## lane 4
Design CPU, start of the top module:
module CPU(
    input logic clk,
    input logic rst,
    output logic [31:0] im_addr,
    input  logic [31:0] im_rdata,     
    output logic [31:0] dm_addr,
    output logic [31:0] dm_wdata,    
    output logic [3:0]  dm_web,       
    input  logic [31:0] dm_rdata      
);
Size: roughly 6300 cells after synthesis, roughly 1500 flip-flops, about 170 I/O pins, ~0.083 mm^2 of cells after synthesis.
make LEC_CHECK=0 CAP_MARGIN=10 CORE_MARGIN=2 CORE_UTILIZATION=70 CTS_CLUSTER_DIAMETER=350 CTS_CLUSTER_SIZE=35 PLACE_DENSITY=0.6 SETUP_SLACK_MARGIN=-0.34 SLEW_MARGIN=20 finish   # period 6.09 ns
run.sh (not shown) runs the stock make flow with config.mk's settings and CLKGATE_MAP_FILE=.
Lane 4 | ERROR | 5_1_grt
--- input diff lane 4..lane 1 ---
# lane 4
export LEC_CHECK = 0
export CAP_MARGIN = 10
export CORE_MARGIN = 2
export CORE_UTILIZATION = 70
export CTS_CLUSTER_DIAMETER = 350
export CTS_CLUSTER_SIZE = 35
export PLACE_DENSITY = 0.6
export SETUP_SLACK_MARGIN = -0.34
export SLEW_MARGIN = 20
create_clock -name core_clock -period 6.09 [get_ports {clk}]
# lane 1
export LEC_CHECK = 0
export CAP_MARGIN = 20
export CORE_MARGIN = 2
export CORE_UTILIZATION = 40
export PLACE_DENSITY = 0.6
export SLEW_MARGIN = 20
create_clock -name core_clock -period 7.98 [get_ports {clk}]
==> comparison <==
- Lane 1 closes out successfully: all stages finished, all timing, DRC and antenna checks passed.
- Lane 1 vs lane 4 — instance area after placement dropped about 1.4%.
- [lane 1 vs lane 4] final weighted congestion of routability-driven global placement: lower in lane 1
- From lane 4 to lane 1 the numbers moved as follows: maximum level of the CTS H-tree has increased, CTS buffer count has increased, post-placement cell count has increased.
- Relative to lane 4, the die width of lane 1 is higher by 110 um.
- Compared with lane 4, in lane 1 post-placement worst setup slack now larger, buffer count from post-CTS setup fixing went down, die size picked up an extra 0.090 mm^2, core box area higher, initial cell density of the core decreased 30 points.

* * *

CPU again, from the RTL that the note above started with.
Settings: LEC_CHECK=0, ABC_AREA=0, CAP_MARGIN=20, CORE_MARGIN=2, CORE_UTILIZATION=72, CTS_CLUSTER_DIAMETER=97, CTS_CLUSTER_SIZE=60, PLACE_DENSITY=0.35, SETUP_SLACK_MARGIN=0.57, SLEW_MARGIN=20; clock period 4.21 ns.
The starting point did not get past global routing with GRT-0116.
Then changed:
Settings changed: ABC_AREA 0 to 1, HOLD_SLACK_MARGIN from default to 0.29, MAX_ROUTING_LAYER from default to met4, PLACE_DENSITY 0.35 to default, PLACE_DENSITY_LB_ADDON from default to 0.04, SETUP_SLACK_MARGIN 0.57 to 1.06.
Clock period 4.21 ns to 4.08 ns, I/O delays scaled along.
Result: The new run aborted during global routing (DRT-9419). Synthesized cell count increases by about 65%. Die size increases by about 5%. Area after synthesis is higher by about 5%.
Then changed:
Settings changed: ABC_AREA 1 to default, CORE_UTILIZATION 72 to 70, CTS_CLUSTER_DIAMETER 97 to default, CTS_CLUSTER_SIZE 60 to 57, HOLD_SLACK_MARGIN 0.29 to default, MAX_ROUTING_LAYER met4 to default, PLACE_DENSITY_LB_ADDON 0.04 to default, SETUP_SLACK_MARGIN 1.06 to default.
Clock period 4.08 ns to 6.22 ns, I/O delays scaled along.
After rerunning: The changed run died in global routing, error GRT-0116. Synthesized cell count came out lower by about 40%. Synthesized area went down by 4.9%. Die area falls by about 2%.

* * *

== run 1 ==
Starting RTL as in the previous note.
make LEC_CHECK=0 CAP_MARGIN=20 CELL_PAD_IN_SITES_DETAIL_PLACEMENT=1 CORE_ASPECT_RATIO=0.95 CORE_MARGIN=8 CORE_UTILIZATION=40 CTS_CLUSTER_DIAMETER=323 CTS_CLUSTER_SIZE=73 GPL_ROUTABILITY_DRIVEN=0 GPL_TIMING_DRIVEN=0 HOLD_SLACK_MARGIN=0.25 MIN_ROUTING_LAYER=met2 PLACE_DENSITY_LB_ADDON=0.13 SETUP_SLACK_MARGIN=-0.32 SLEW_MARGIN=15 TNS_END_PERCENT=25 finish   # period 6.26 ns
Run 1 failed in global routing (5_1_grt) with GRT-0116.
What run 2 does differently from run 1 at the input level:
Settings: clearing CORE_ASPECT_RATIO, which used to be 0.95; clearing CTS_CLUSTER_DIAMETER, which used to be 323; clearing GPL_ROUTABILITY_DRIVEN, which used to be 0; clearing TNS_END_PERCENT, which used to be 25; clearing PLACE_DENSITY_LB_ADDON, which used to be 0.13; clearing GPL_TIMING_DRIVEN, which used to be 0; swapping -0.32 for -0.41 in SETUP_SLACK_MARGIN; clearing MIN_ROUTING_LAYER, which used to be met2; swapping 40 for 60 in CORE_UTILIZATION; swapping 73 for 59 in CTS_CLUSTER_SIZE; swapping 8 for 2 in CORE_MARGIN; clearing HOLD_SLACK_MARGIN, which used to be 0.25; swapping 15 for 20 in SLEW_MARGIN; clearing CELL_PAD_IN_SITES_DETAIL_PLACEMENT, which used to be 1; swapping 6.26 for 4.43 in the clock period (ns, I/O delays scaled along).
### Flow results
- Core region area in run 2 is about 34% below run 1.
- Going from run 1 to run 2, the post-CTS resize count was found to have gone down by 468.
- From the logs: run 2 reached the end of the flow and failed the layout checks with setup timing.
- In the reports for run 1 and run 2, the larger number of setup buffers added after CTS belongs to run 2.
- Die area for run 2: 36% down relative to run 1
- Going from run 1 to run 2, the number of placement rows was found to have gone down by 27.
The following lists how run 3 was set up differently from run 2:
Settings: a change of CAP_MARGIN from 20 to 5; a change of CORE_UTILIZATION from 60 to 66; a change of the clock period (ns, I/O delays scaled along) from 4.43 to 5.75.
--- outcome ---
Of run 2 and run 3, only run 3 fails to reach the end of the flow.
In run 2 the implementation completed, yet the final layout does not meet the checks, the culprit being setup timing.
global routing (5_1_grt): run 3 exited with error
Delta (run 3 minus run 2): area of placed instances decreased by 5.0% relative to the old numbers, summed standard-cell area reported by yosys shows no meaningful change.
Run 3 vs. run 2: setup fix buffers added after clock tree synthesis now sits lower, placed wire-length estimate after detailed placement now sits higher, CTS buffer count now sits lower, core box area now sits lower.
Looking at die size across run 2 and run 3, the one that comes out lower is run 3.
Re adder and majority cell fraction of the synthesized area: no difference whatsoever between run 3 and run 2.
diff inputs: run 3 => run 4
Settings: CAP_MARGIN changed from 5 to 20; SETUP_SLACK_MARGIN removed (was -0.41); CORE_UTILIZATION changed from 66 to 59; CTS_CLUSTER_SIZE removed (was 59); the clock period (ns, I/O delays scaled along) changed from 5.75 to 4.21.
--- outcome ---
- The final report for run 4 shows a completed flow and a layout that fails verification, specifically setup timing.
- Summary of run 4 over run 3: global placer's final weighted congestion saw a decrease; total cell area at the placement stage saw an increase.
- Re synthesized-area fraction occupied by xor and xnor cells: no difference whatsoever between run 3 and run 4.
- Comparing run 4 and run 3, the higher effective utilization at floorplan was measured on run 3.
- Relative to run 3, area of the chip has gone up in run 4.
- Reported for run 4 and run 3, TritonCTS sink count turned out identical to the last digit.
